==> trial 78 <==
Design SevenSegmentALU, start of the top module:
module SevenSegmentALU(
    input clk, 
    input reset,
    input onesBtn, 
    input tensBtn, 
    input hundredsBtn, 
    input sign, 
    input enter, 
    output [6:0] seg,
    output [3:0] anode 
);
==> flow/config.mk <==
export PLATFORM = sky130hd
export DESIGN_NAME = SevenSegmentALU
export DESIGN_NICKNAME = SevenSegmentALU
export VERILOG_FILES = /design/flow/design.v
export SDC_FILE = /design/flow/constraint.sdc
export NUM_CORES = 4
export LEC_CHECK = 0
export ABC_AREA = 1
export CAP_MARGIN = 20
export CORE_MARGIN = 2
export CORE_UTILIZATION = 72
export CTS_CLUSTER_DIAMETER = 52
export CTS_CLUSTER_SIZE = 90
export PLACE_DENSITY_LB_ADDON = 0.14
export SETUP_SLACK_MARGIN = 1.28
export SLEW_MARGIN = 20
==> flow/constraint.sdc <==
create_clock -name core_clock -period 5.05 [get_ports {clk}]
set_input_delay 1.0100 -clock core_clock [delete_from_list [all_inputs] [get_ports {clk}]]
set_output_delay 1.0100 -clock core_clock [all_outputs]
set_load 0.01 [all_outputs]
run.sh (not shown) runs the stock make flow with config.mk's settings and CLKGATE_MAP_FILE=.
==> inputs of build 74, as changes to trial 78 <==
- CELL_PAD_IN_SITES_GLOBAL_PLACEMENT: default -> 1
- CORE_UTILIZATION: 72 -> 71
- CTS_CLUSTER_DIAMETER: 52 -> 237
- CTS_CLUSTER_SIZE: 90 -> default
- HOLD_SLACK_MARGIN: default -> -0.08
- PLACE_DENSITY_LB_ADDON: 0.14 -> default
- SETUP_SLACK_MARGIN: 1.28 -> default
- TNS_END_PERCENT: default -> 65
==> flow/constraint.sdc (replaced) <==
create_clock -name core_clock -period 10.0 [get_ports {clk}]
set_input_delay 2.0000 -clock core_clock [delete_from_list [all_inputs] [get_ports {clk}]]
set_output_delay 2.0000 -clock core_clock [all_outputs]
set_load 0.01 [all_outputs]
==> inputs of build 55, as changes to trial 78 <==
- ABC_AREA: 1 -> default
- CAP_MARGIN: 20 -> 40
- CTS_CLUSTER_DIAMETER: 52 -> 147
- CTS_CLUSTER_SIZE: 90 -> default
- MAX_ROUTING_LAYER: default -> met4
- PLACE_DENSITY: default -> 0.66
- PLACE_DENSITY_LB_ADDON: 0.14 -> default
- SETUP_SLACK_MARGIN: 1.28 -> -0.53
==> flow/constraint.sdc (replaced) <==
create_clock -name core_clock -period 5.8 [get_ports {clk}]
set_input_delay 1.1600 -clock core_clock [delete_from_list [all_inputs] [get_ports {clk}]]
set_output_delay 1.1600 -clock core_clock [all_outputs]
set_load 0.01 [all_outputs]
==> summary of the runs <==
- Against build 55, the non-clock buffer count of trial 78 is higher by 65.
- Build 74 stopped in global placement without I/O. Build 55 completed with no timing, DRC or antenna violations. Trial 78 finished with negative setup slack left.
- Global-route usage: trial 78 is higher than build 55 (7.8 points).
- Of build 55 and trial 78, trial 78 has the higher via count (gap 23%, measured against trial 78).
- Against trial 78, the register-to-register slack of build 55 is better by 1100 ps.
- The highest die size belongs to build 74, the lowest to build 55.
==> figures <==
metric                                                                         build 74                  trial 78          build 55
Worst setup path start                                                                -            firstNumber[7]  secondNumber[10]
Filler Cells Inserted                                                                 -                       622               879
Relative contribution of the clock network to total power                             -                     47.6%             48.2%
Slowest Stage Delay on Critical Path                                                  -                    780 ps            530 ps
Final worst path period share                                                         -                      119%             98.1%
Arr. time, crit path                                                                  -                   6380 ps           6020 ps
Instance count after placement with tap cells included                                -                      1394              1221
Outcome                                                          stopped before the end  finished with violations  no timing/DRC/antenna violations
Last stage reached                                         global placement without I/O                         -                 -
Layout check failures                                                                 -      negative setup slack                 -
Clock buffer count from CTS                                                           -                        17                17
Clock group power                                                                     -                   1.32 mW           1.18 mW
Placeable core area                                                         0.0127 mm^2               0.0126 mm^2       0.0125 mm^2
Leakage power summed over all cells                                                   -                   4.73 nW           3.69 nW


==> inputs of job 1048 <==
SevenSegmentALU again, from the RTL that the note above started with.
==> flow/config.mk <==
export PLATFORM = sky130hd
export DESIGN_NAME = SevenSegmentALU
export DESIGN_NICKNAME = SevenSegmentALU
export VERILOG_FILES = /design/flow/design.v
export SDC_FILE = /design/flow/constraint.sdc
export NUM_CORES = 4
export LEC_CHECK = 0
export ABC_AREA = 1
export CAP_MARGIN = 40
export CELL_PAD_IN_SITES_GLOBAL_PLACEMENT = 0
export CORE_ASPECT_RATIO = 1.21
export CORE_MARGIN = 2
export CORE_UTILIZATION = 72
export CTS_CLUSTER_DIAMETER = 332
export CTS_CLUSTER_SIZE = 41
export GPL_TIMING_DRIVEN = 1
export HOLD_SLACK_MARGIN = 0.29
export PLACE_DENSITY_LB_ADDON = 0.2
export SETUP_SLACK_MARGIN = -0.19
export SLEW_MARGIN = 30
export TNS_END_PERCENT = 95
==> flow/constraint.sdc <==
create_clock -name core_clock -period 3.92 [get_ports {clk}]
set_input_delay 0.7840 -clock core_clock [delete_from_list [all_inputs] [get_ports {clk}]]
set_output_delay 0.7840 -clock core_clock [all_outputs]
set_load 0.01 [all_outputs]
==> job 3041: changes against job 1048 <==
==> flow/config.mk (replaced) <==
export PLATFORM = sky130hd
export DESIGN_NAME = SevenSegmentALU
export DESIGN_NICKNAME = SevenSegmentALU
export VERILOG_FILES = /design/flow/design.v
export SDC_FILE = /design/flow/constraint.sdc
export NUM_CORES = 4
export LEC_CHECK = 0
export ABC_AREA = 1
export CAP_MARGIN = 20
export CORE_MARGIN = 2
export CORE_UTILIZATION = 72
export PLACE_DENSITY_LB_ADDON = 0.14
export SLEW_MARGIN = 20
==> flow/constraint.sdc (replaced) <==
create_clock -name core_clock -period 5.05 [get_ports {clk}]
set_input_delay 1.0100 -clock core_clock [delete_from_list [all_inputs] [get_ports {clk}]]
set_output_delay 1.0100 -clock core_clock [all_outputs]
set_load 0.01 [all_outputs]
==> results <==
| metric | job 3041 | job 1048 |
|---|---|---|
| Final-layout setup total negative slack | 0 ps | -2690 ps |
| Row count | 41 | 45 |
| Total power divided by cell area | 266 mW/mm^2 | 320 mW/mm^2 |
| Beginning of the critical path | secondNumber[9] | secondNumber[7] |
| Core Util at FP | 0.733 | 0.737 |
| Met2 WL post-DR | 10200 um | 13000 um |
| Fraction of power consumed by the clock network | 0.480 | 0.473 |
| Final setup violating endpoints | 0 | 7 |
| Per-cell via count in the routed design | 5.67 | 6.14 |
| Final total power | 0.00280 W | 0.00356 W |
| Chip Height | 117 um | 128 um |
| Net switching share of the total power | 0.206 | 0.221 |
| Non-clock buffer count | 43 | 113 |
| Worst-case vdd ir drop | 0.272 mV | 0.323 mV |
| Multi-input logic portion of the cell area | 0.476 | 0.459 |
| Count of routing violations after the opening detailed-route iteration | 691 | 1035 |
| Run status | no timing/DRC/antenna violations | complete, but fails checks |
| Violated checks | - | setup timing |
| Most common cell on crit path | inv_1 | inv_2 |
| Core Area | 0.0126 sq mm | 0.0125 sq mm |
| Final design area excluding fillers | 0.0105 sq mm | 0.0111 sq mm |
| Switching power | 0.000577 W | 0.000789 W |
| Placed instance area | 0.00960 sq mm | 0.0102 sq mm |
| Routed wire length on met3 | 1100 um | 2170 um |
| Sequential Area | 0.00364 sq mm | 0.00366 sq mm |
| Final cell count without fillers | 1449 | 1511 |


==> inputs of run B <==
SevenSegmentALU again, from the RTL that the note above started with.
clock: 10.0 ns
lec_check: 0
abc_area: 1
cap_margin: 20
core_aspect_ratio: 0.5
core_margin: 2
core_utilization: 15
cts_cluster_diameter: 373
cts_cluster_size: 99
hold_slack_margin: -0.1
place_density: 0.88
slew_margin: 30
tns_end_percent: 35
==> run Y: changes against run B <==
==> flow/config.mk (replaced) <==
export PLATFORM = sky130hd
export DESIGN_NAME = SevenSegmentALU
export DESIGN_NICKNAME = SevenSegmentALU
export VERILOG_FILES = /design/flow/design.v
export SDC_FILE = /design/flow/constraint.sdc
export NUM_CORES = 4
export LEC_CHECK = 0
export ABC_AREA = 1
export CAP_MARGIN = 20
export CORE_MARGIN = 2
export CORE_UTILIZATION = 72
export CTS_CLUSTER_DIAMETER = 211
export CTS_CLUSTER_SIZE = 100
export SLEW_MARGIN = 20
==> flow/constraint.sdc (replaced) <==
create_clock -name core_clock -period 6.93 [get_ports {clk}]
set_input_delay 1.3860 -clock core_clock [delete_from_list [all_inputs] [get_ports {clk}]]
set_output_delay 1.3860 -clock core_clock [all_outputs]
set_load 0.01 [all_outputs]
==> results <==
Clock power: run Y is higher than run B (44%). In count of clock-buffer cells in the layout, run B and run Y do not differ. Against run Y, the utilization of run B is lower by 62 points. Against run Y, the final area of run B is larger by about 8%. In run Y the power is higher than in run B, by about 44%. Synthesized cell count is the same in run Y and run B. Worst setup slack: run B is higher than run Y (2.9 ns). Of run Y and run B, run Y has the higher maximum frequency (gap 2.4%, measured against run B). In area after synthesis, run Y and run B do not differ.
==> figures <==
                                                                            run B                    run Y
Min cycle time layout                                                     5.62 ns                  5.49 ns
Well tap count                                                                825                      172
Violation count after the first detailed-route iteration                      741                      573
Clock group power                                                          676 uW                   974 uW
Wire length the detailed router placed on met1                            8510 um                  9140 um
Final net count                                                              1314                     1315
Relative slew margins                                                       0.316                    0.334
Startpoint of the worst setup timing path                         secondNumber[2]          secondNumber[1]
Setup slack after layout                                                  4.38 ns                  1.44 ns
Run status                                                complete, no violations  complete, no violations
Placed standard-cell area                                              10300 um^2                9510 um^2
Post-Place Worst Slack                                                    4.45 ns                  1.43 ns
IR Drop Worst-Case VDD                                                 0.000103 V               0.000158 V
Pin count of the biggest net entering global routing                           63                       67
Aggregate routed wire length                                             19900 um                 19400 um
Switch share                                                                0.206                    0.210
HPWL after detailed placement                                            14100 um                 13400 um
Sequential portion of the cell area                                         0.333                    0.360
P_sw                                                                       290 uW                   428 uW


==> inputs of 08-08 <==
==> flow/design.v <==
`timescale 1ns / 1ps
module bcdSubDigit(
    input  [3:0] a,
    input  [3:0] b,
    input  borrowIn,
    output reg [3:0] result,
    output reg     borrowOut
);
    wire [4:0] tempSubBinary = a - b - (borrowIn ? 1'b1 : 1'b0); 
    always @(*) begin
        if (tempSubBinary[4] == 1) begin
            borrowOut = 1;
            result = tempSubBinary + 10; 
        end else begin
            borrowOut = 0;
            result = tempSubBinary[3:0];
        end
    end
endmodule
`timescale 1ns / 1ps
module buttonSyncPulse(
    input  clk,
    input  resetPulse,
    input  button,
    output buttonPulse
);
    parameter DEBOUNCE_CLKS = 240000;
    reg [$clog2(DEBOUNCE_CLKS)-1:0] debounceCounter; 
    reg debouncedButton; 
    always @(posedge clk) begin
        if (~resetPulse) begin 
            debounceCounter <= 0;
            debouncedButton <= 1; 
        end else begin
            if (button != debouncedButton) begin
                if (debounceCounter == (DEBOUNCE_CLKS - 1)) begin
                    debouncedButton <= button; 
                    debounceCounter <= 0; 
                end else begin
                    debounceCounter <= debounceCounter + 1;
                end
            end else begin
                debounceCounter <= 0;
            end
        end
    end
    reg debouncedButtonSync1;
    reg debouncedButtonSync2; 
    always @(posedge clk) begin
        if (~resetPulse) begin 
            debouncedButtonSync1 <= 1;
            debouncedButtonSync2 <= 1;
        end else begin
            debouncedButtonSync1 <= debouncedButton;       
            debouncedButtonSync2 <= debouncedButtonSync1; 
        end
    end
    reg debouncedButtonSync2Delayed; 
    always @(posedge clk) begin
        if (~resetPulse) begin 
            debouncedButtonSync2Delayed <= 1;
        end else begin
            debouncedButtonSync2Delayed <= debouncedButtonSync2; 
        end
    end
    assign buttonPulse = !debouncedButtonSync2 && debouncedButtonSync2Delayed;
endmodule
`timescale 1ns / 1ps
module systemResetHandler(
    input  clk,
    input  reset,
    output resetPulse
);
    parameter DEBOUNCE_CLKS = 240000;
    reg [$clog2(DEBOUNCE_CLKS)-1:0] debounceCounter;
    reg debouncedReset;
    always @(posedge clk) begin 
        if (reset != debouncedReset) begin
            if (debounceCounter == (DEBOUNCE_CLKS - 1)) begin
                debouncedReset <= reset;
                debounceCounter <= 0;
            end else begin
                debounceCounter <= debounceCounter + 1;
            end
        end else begin
            debounceCounter <= 0;
        end
    end
    assign resetPulse = ~debouncedReset; 
endmodule
`timescale 1ns / 1ps
module SevenSegmentALU(
    input clk, 
    input reset,
    input onesBtn, 
    input tensBtn, 
    input hundredsBtn, 
    input sign, 
    input enter, 
    output [6:0] seg,
    output [3:0] anode 
);
    parameter DEBOUNCE_CLKS = 1000;
    wire resetPulse;
    systemResetHandler #(.DEBOUNCE_CLKS(DEBOUNCE_CLKS)) resetHandlerInstance (
        .clk(clk),
        .reset(reset),
        .resetPulse(resetPulse)
    );
    wire onesBtnPulse;
    buttonSyncPulse #(.DEBOUNCE_CLKS(DEBOUNCE_CLKS)) onesBtnGen (
        .clk(clk),
        .resetPulse(resetPulse), 
        .button(onesBtn),
        .buttonPulse(onesBtnPulse)
    );
    wire tensBtnPulse;
    buttonSyncPulse #(.DEBOUNCE_CLKS(DEBOUNCE_CLKS)) tensBtnGen (
        .clk(clk),
        .resetPulse(resetPulse), 
        .button(tensBtn),
        .buttonPulse(tensBtnPulse)
    );
    wire hundredsBtnPulse;
    buttonSyncPulse #(.DEBOUNCE_CLKS(DEBOUNCE_CLKS)) hundredsBtnGen (
        .clk(clk),
        .resetPulse(resetPulse), 
        .button(hundredsBtn),
        .buttonPulse(hundredsBtnPulse)
    );
    wire signPulse;
    buttonSyncPulse #(.DEBOUNCE_CLKS(DEBOUNCE_CLKS)) signBtnGen (
        .clk(clk),
        .resetPulse(resetPulse), 
        .button(sign),
        .buttonPulse(signPulse)
    );
    wire enterPulse;
    buttonSyncPulse #(.DEBOUNCE_CLKS(DEBOUNCE_CLKS)) enterBtnGen (
        .clk(clk),
        .resetPulse(resetPulse), 
        .button(enter),
        .buttonPulse(enterPulse)
    );
    reg [3:0] bcdOnes;
    reg [3:0] bcdTens;
    reg [3:0] bcdHundreds;
    reg [3:0] bcdThousands;
    wire numberOn; 
    wire finished; 
    reg [15:0] firstNumber;
    reg [15:0] secondNumber;
    reg [15:0] sum;
    reg [16:0] carry;
    reg [2:0] state;
    localparam STATE_INPUT_1        = 3'd0;
    localparam STATE_WAIT_1         = 3'd1;
    localparam STATE_INPUT_2        = 3'd2;
    localparam STATE_WAIT_2         = 3'd3;
    localparam STATE_CALC           = 3'd4;
    localparam STATE_UPDATE_DISPLAY = 3'd5;
    localparam STATE_DONE           = 3'd6;
    assign numberOn = (state == STATE_INPUT_2);
    assign finished = (state == STATE_DONE);
    wire [3:0] firstNumberThousandsVal  = firstNumber[15:12];
    wire [3:0] firstNumberHundredsVal = firstNumber[11:8];
    wire [3:0] firstNumberTensVal     = firstNumber[7:4];
    wire [3:0] firstNumberOnesVal     = firstNumber[3:0];
    wire [3:0] secondNumberThousandsVal = secondNumber[15:12];
    wire [3:0] secondNumberHundredsVal  = secondNumber[11:8];
    wire [3:0] secondNumberTensVal      = secondNumber[7:4];
    wire [3:0] secondNumberOnesVal      = secondNumber[3:0];
    reg [3:0] addResultOnes;
    reg [3:0] addResultTens;
    reg [3:0] addResultHundreds;
    reg carryOneAdd;
    reg carryTenAdd;
    reg carryHundredAdd;
    wire [15:0] sameSignCalculatedSum = {firstNumberThousandsVal, addResultHundreds, addResultTens, addResultOnes};
    always @(*) begin 
        if ((firstNumberOnesVal + secondNumberOnesVal) > 9) begin
            addResultOnes = firstNumberOnesVal + secondNumberOnesVal + 6;
            carryOneAdd = 1;
        end else begin
            addResultOnes = firstNumberOnesVal + secondNumberOnesVal;
            carryOneAdd = 0;
        end
        if ((firstNumberTensVal + secondNumberTensVal + carryOneAdd) > 9) begin
            addResultTens = firstNumberTensVal + secondNumberTensVal + carryOneAdd + 6;
            carryTenAdd = 1;
        end else begin
            addResultTens = firstNumberTensVal + secondNumberTensVal + carryOneAdd;
            carryTenAdd = 0;
        end
        if ((firstNumberHundredsVal + secondNumberHundredsVal + carryTenAdd) > 9) begin
            addResultHundreds = firstNumberHundredsVal + secondNumberHundredsVal + carryTenAdd + 6;
            carryHundredAdd = 1;
        end else begin
            addResultHundreds = firstNumberHundredsVal + secondNumberHundredsVal + carryTenAdd;
            carryHundredAdd = 0;
        end
    end
    wire isFirstMagnitudeGreater = (firstNumber[11:0] > secondNumber[11:0]);
    wire areMagnitudesEqual      = (firstNumber[11:0] == secondNumber[11:0]);
    wire [3:0] largerMagnitudeHundreds  = isFirstMagnitudeGreater ? firstNumberHundredsVal : secondNumberHundredsVal;
    wire [3:0] largerMagnitudeTens      = isFirstMagnitudeGreater ? firstNumberTensVal     : secondNumberTensVal;
    wire [3:0] largerMagnitudeOnes      = isFirstMagnitudeGreater ? firstNumberOnesVal     : secondNumberOnesVal;
    wire [3:0] smallerMagnitudeHundreds = isFirstMagnitudeGreater ? secondNumberHundredsVal : firstNumberHundredsVal;
    wire [3:0] smallerMagnitudeTens     = isFirstMagnitudeGreater ? secondNumberTensVal     : firstNumberTensVal;
    wire [3:0] smallerMagnitudeOnes     = isFirstMagnitudeGreater ? secondNumberOnesVal     : firstNumberOnesVal;
    wire [3:0] resultMagnitudeHundreds, resultMagnitudeTens, resultMagnitudeOnes;
    wire borrowOutOnes, borrowOutTens, borrowOutHundreds;
    bcdSubDigit subOnesInstance (
        .a(largerMagnitudeOnes),
        .b(smallerMagnitudeOnes),
        .borrowIn(1'b0),
        .result(resultMagnitudeOnes),
        .borrowOut(borrowOutOnes)
    );
    bcdSubDigit subTensInstance (
        .a(largerMagnitudeTens),
        .b(smallerMagnitudeTens),
        .borrowIn(borrowOutOnes),
        .result(resultMagnitudeTens),
        .borrowOut(borrowOutTens)
    );
    bcdSubDigit subHundredsInstance (
        .a(largerMagnitudeHundreds),
        .b(smallerMagnitudeHundreds),
        .borrowIn(borrowOutTens),
        .result(resultMagnitudeHundreds),
        .borrowOut(borrowOutHundreds)
    );
    wire [3:0] finalSumSign = areMagnitudesEqual ? 15 : (isFirstMagnitudeGreater ? firstNumberThousandsVal : secondNumberThousandsVal);
    wire [15:0] differentSignCalculatedSum = {finalSumSign, resultMagnitudeHundreds, resultMagnitudeTens, resultMagnitudeOnes};
    always @(posedge clk) begin
        if (~resetPulse) begin
            bcdOnes <= 0;
            bcdTens <= 0;
            bcdHundreds <= 0;
            bcdThousands <= 15;
            firstNumber <= 0;
            secondNumber <= 0;
            sum <= 0;
            carry <= 0;
            state <= STATE_INPUT_1;
        end else begin
            case (state)
                STATE_INPUT_1: begin
                    if (enterPulse) begin
                        firstNumber <= {bcdThousands, bcdHundreds, bcdTens, bcdOnes};
                        state <= STATE_WAIT_1;
                    end else begin
                        if (onesBtnPulse) begin
                            if (bcdOnes == 9) begin
                                bcdOnes <= 0;
                            end else begin
                                bcdOnes <= bcdOnes + 1;
                            end
                        end
                        if (tensBtnPulse) begin
                            if (bcdTens == 9) begin
                                bcdTens <= 0;
                            end else begin
                                bcdTens <= bcdTens + 1;
                            end
                        end
                        if (hundredsBtnPulse) begin
                            if (bcdHundreds == 9) begin
                                bcdHundreds <= 0;
                            end else begin
                                bcdHundreds <= bcdHundreds + 1;
                            end
                        end
                        if (signPulse) begin
                            case(bcdThousands)
                                15: bcdThousands <= 14;
                                14: bcdThousands <= 15;
                                default: bcdThousands <= 15;
                            endcase
                        end
                    end
                end
                STATE_WAIT_1: begin
                    if (~enter) begin
                        bcdOnes <= 0;
                        bcdTens <= 0;
                        bcdHundreds <= 0;
                        bcdThousands <= 15;
                        state <= STATE_INPUT_2;
                    end
                end
                STATE_INPUT_2: begin
                    if (enterPulse) begin
                        secondNumber <= {bcdThousands, bcdHundreds, bcdTens, bcdOnes};
                        state <= STATE_WAIT_2;
                    end else begin
                        if (onesBtnPulse) begin
                            if (bcdOnes == 9) begin
                                bcdOnes <= 0;
                            end else begin
                                bcdOnes <= bcdOnes + 1;
                            end
                        end
                        if (tensBtnPulse) begin
                            if (bcdTens == 9) begin
                                bcdTens <= 0;
                            end else begin
                                bcdTens <= bcdTens + 1;
                            end
                        end
                        if (hundredsBtnPulse) begin
                            if (bcdHundreds == 9) begin
                                bcdHundreds <= 0;
                            end else begin
                                bcdHundreds <= bcdHundreds + 1;
                            end
                        end
                        if (signPulse) begin
                            case(bcdThousands)
                                15: bcdThousands <= 14;
                                14: bcdThousands <= 15;
                                default: bcdThousands <= 15;
                            endcase
                        end
                    end
                end
                STATE_WAIT_2: begin
                    if (~enter) begin
                        state <= STATE_CALC;
                    end
                end
                STATE_CALC: begin
                    if (firstNumberThousandsVal == secondNumberThousandsVal) begin
                        sum <= sameSignCalculatedSum;
                        carry[16] <= carryHundredAdd;
                    end else begin 
                        sum <= differentSignCalculatedSum;
                        carry <= 0;
                    end
                    state <= STATE_UPDATE_DISPLAY;
                end
                STATE_UPDATE_DISPLAY: begin
                    bcdOnes <= sum[3:0];
                    bcdTens <= sum[7:4];
                    bcdHundreds <= sum[11:8];
                    bcdThousands <= sum[15:12];
                    state <= STATE_DONE;
                end
                STATE_DONE: begin
                end
            endcase
        end
    end
    parameter MUX_COUNT_MAX = 3000;
    reg [11:0] muxClkCounter;
    reg muxPulse;
    reg [1:0] digitSelector;
    reg [3:0] currentDisplayBcd;
    reg [3:0] anodeOutputReg;
    assign anode = anodeOutputReg;
    always @(posedge clk) begin
        if (~resetPulse) begin
            muxClkCounter <= 0;
            muxPulse <= 0;
            digitSelector <= 0;
            anodeOutputReg <= 4'b1111;
            currentDisplayBcd <= 0;
        end else begin
            if (muxClkCounter == MUX_COUNT_MAX - 1) begin
                muxClkCounter <= 0;
                muxPulse <= 1;
                digitSelector <= digitSelector + 1;
            end else begin
                muxClkCounter <= muxClkCounter + 1;
                muxPulse <= 0;
            end
            if (muxPulse) begin
                case (digitSelector)
                    2'd0: begin
                        anodeOutputReg <= 4'b1110;
                        currentDisplayBcd <= bcdOnes;
                    end
                    2'd1: begin
                        anodeOutputReg <= 4'b1101;
                        currentDisplayBcd <= bcdTens;
                    end
                    2'd2: begin
                        anodeOutputReg <= 4'b1011;
                        currentDisplayBcd <= bcdHundreds;
                    end
                    2'd3: begin
                        anodeOutputReg <= 4'b0111;
                        currentDisplayBcd <= bcdThousands;
                    end
                endcase
            end
        end
    end
    reg [6:0] segOutReg;
    assign seg = segOutReg;
    always @(*) begin
        case(currentDisplayBcd)
            4'b0000: segOutReg = 7'b0111111;
            4'b0001: segOutReg = 7'b0000110;
            4'b0010: segOutReg = 7'b1011011;
            4'b0011: segOutReg = 7'b1001111;
            4'b0100: segOutReg = 7'b1100110;
            4'b0101: segOutReg = 7'b1101101;
            4'b0110: segOutReg = 7'b1111101;
            4'b0111: segOutReg = 7'b0000111;
            4'b1000: segOutReg = 7'b1111111;
            4'b1001: segOutReg = 7'b1101111;
            4'b1110: segOutReg = 7'b1000000;
            4'b1111: segOutReg = 7'b0000000;
            default: segOutReg = 7'b0000000;
        endcase
    end
endmodule
==> flow/run.sh <==
#!/bin/bash
# the make line also repeats each setting of config.mk as NAME=value (left out here)
make -C /OpenROAD-flow-scripts/flow DESIGN_CONFIG=/design/flow/config.mk WORK_HOME=/design/flow/orfs CLKGATE_MAP_FILE= finish
==> flow/config.mk <==
export PLATFORM = sky130hd
export DESIGN_NAME = SevenSegmentALU
export DESIGN_NICKNAME = SevenSegmentALU
export VERILOG_FILES = /design/flow/design.v
export SDC_FILE = /design/flow/constraint.sdc
export NUM_CORES = 4
export LEC_CHECK = 0
export ABC_AREA = 0
export CAP_MARGIN = 40
export CELL_PAD_IN_SITES_DETAIL_PLACEMENT = 1
export CELL_PAD_IN_SITES_GLOBAL_PLACEMENT = 1
export CORE_ASPECT_RATIO = 0.5
export CORE_MARGIN = 2
export CORE_UTILIZATION = 50
export CTS_CLUSTER_DIAMETER = 373
export CTS_CLUSTER_SIZE = 92
export GPL_TIMING_DRIVEN = 0
export PLACE_DENSITY_LB_ADDON = 0.1
export SETUP_SLACK_MARGIN = -0.72
export SLEW_MARGIN = 35
export TNS_END_PERCENT = 45
==> flow/constraint.sdc <==
create_clock -name core_clock -period 7.31 [get_ports {clk}]
set_input_delay 1.4620 -clock core_clock [delete_from_list [all_inputs] [get_ports {clk}]]
set_output_delay 1.4620 -clock core_clock [all_outputs]
set_load 0.01 [all_outputs]
==> inputs of 11-05, as changes to 08-08 <==
- ABC_AREA: 0 -> 1
- CAP_MARGIN: 40 -> 20
- CELL_PAD_IN_SITES_DETAIL_PLACEMENT: 1 -> not set
- CELL_PAD_IN_SITES_GLOBAL_PLACEMENT: 1 -> not set
- CORE_ASPECT_RATIO: 0.5 -> not set
- CORE_UTILIZATION: 50 -> 60
- CTS_CLUSTER_DIAMETER: 373 -> not set
- CTS_CLUSTER_SIZE: 92 -> not set
- GPL_TIMING_DRIVEN: 0 -> not set
- PLACE_DENSITY_LB_ADDON: 0.1 -> not set
- SETUP_SLACK_MARGIN: -0.72 -> not set
- SLEW_MARGIN: 35 -> 20
- TNS_END_PERCENT: 45 -> not set
==> flow/constraint.sdc (replaced) <==
create_clock -name core_clock -period 11.3 [get_ports {clk}]
set_input_delay 2.2600 -clock core_clock [delete_from_list [all_inputs] [get_ports {clk}]]
set_output_delay 2.2600 -clock core_clock [all_outputs]
set_load 0.01 [all_outputs]
==> inputs of 11-22, as changes to 08-08 <==
- CAP_MARGIN: 40 -> 20
- CELL_PAD_IN_SITES_DETAIL_PLACEMENT: 1 -> not set
- CELL_PAD_IN_SITES_GLOBAL_PLACEMENT: 1 -> not set
- CORE_ASPECT_RATIO: 0.5 -> not set
- CORE_UTILIZATION: 50 -> 15
- CTS_CLUSTER_SIZE: 92 -> 99
- GPL_TIMING_DRIVEN: 0 -> not set
- HOLD_SLACK_MARGIN: not set -> -0.1
- PLACE_DENSITY: not set -> 0.88
- PLACE_DENSITY_LB_ADDON: 0.1 -> not set
- SETUP_SLACK_MARGIN: -0.72 -> not set
- SLEW_MARGIN: 35 -> 30
- TNS_END_PERCENT: 45 -> 35
==> flow/constraint.sdc (replaced) <==
create_clock -name core_clock -period 10.0 [get_ports {clk}]
set_input_delay 2.0000 -clock core_clock [delete_from_list [all_inputs] [get_ports {clk}]]
set_output_delay 2.0000 -clock core_clock [all_outputs]
set_load 0.01 [all_outputs]
==> comparison <==
11-22 completed with no timing, DRC or antenna violations. 08-08 went through all stages and came out clean. 11-05 ran to the end with no violations. Against 11-05, the wire length of 11-22 is higher by about 4.4%. Sequential share of layout area, highest first: 11-05, 08-08, 11-22. Worst setup slack: 11-05 > 11-22 > 08-08. The highest register-to-register slack belongs to 11-05, the lowest to 08-08. Against 11-05, the non-clock buffer count of 11-22 is lower by 1.
==> figures <==
| metric | 08-08 | 11-05 | 11-22 |
|---|---|---|---|
| Met3 Wirelength | 724 µm | 512 µm | 948 µm |
| Clock group share of total power | 47.0% | 46.5% | 47.5% |
| Fin worst setup slack | 1090 ps | 5830 ps | 3760 ps |
| Run status | complete, no violations | complete, no violations | complete, no violations |
| Fin util | 57.7% | 66.9% | 17.8% |
| Clock network power | 0.892 mW | 0.567 mW | 0.663 mW |
| X dimension of the die | 195 µm | 128 µm | 251 µm |
| Total die size | 19,400 µm² | 16,400 µm² | 62,800 µm² |
| Detailed Place HPWL | 17,600 µm | 13,500 µm | 13,300 µm |
| Capture point of the worst path | sum[11] | sum[9] | sum[11] |
| Number of filler instances in the final layout | 2,140 | 1,379 | 6,517 |
| End point of the worst hold path | onesBtnGen.debouncedButtonSync2 | tensBtnGen.debouncedButtonSync2 | hundredsBtnGen.debouncedButtonSync2 |
No activity file was given, so power comes from the tool's default toggle rates.
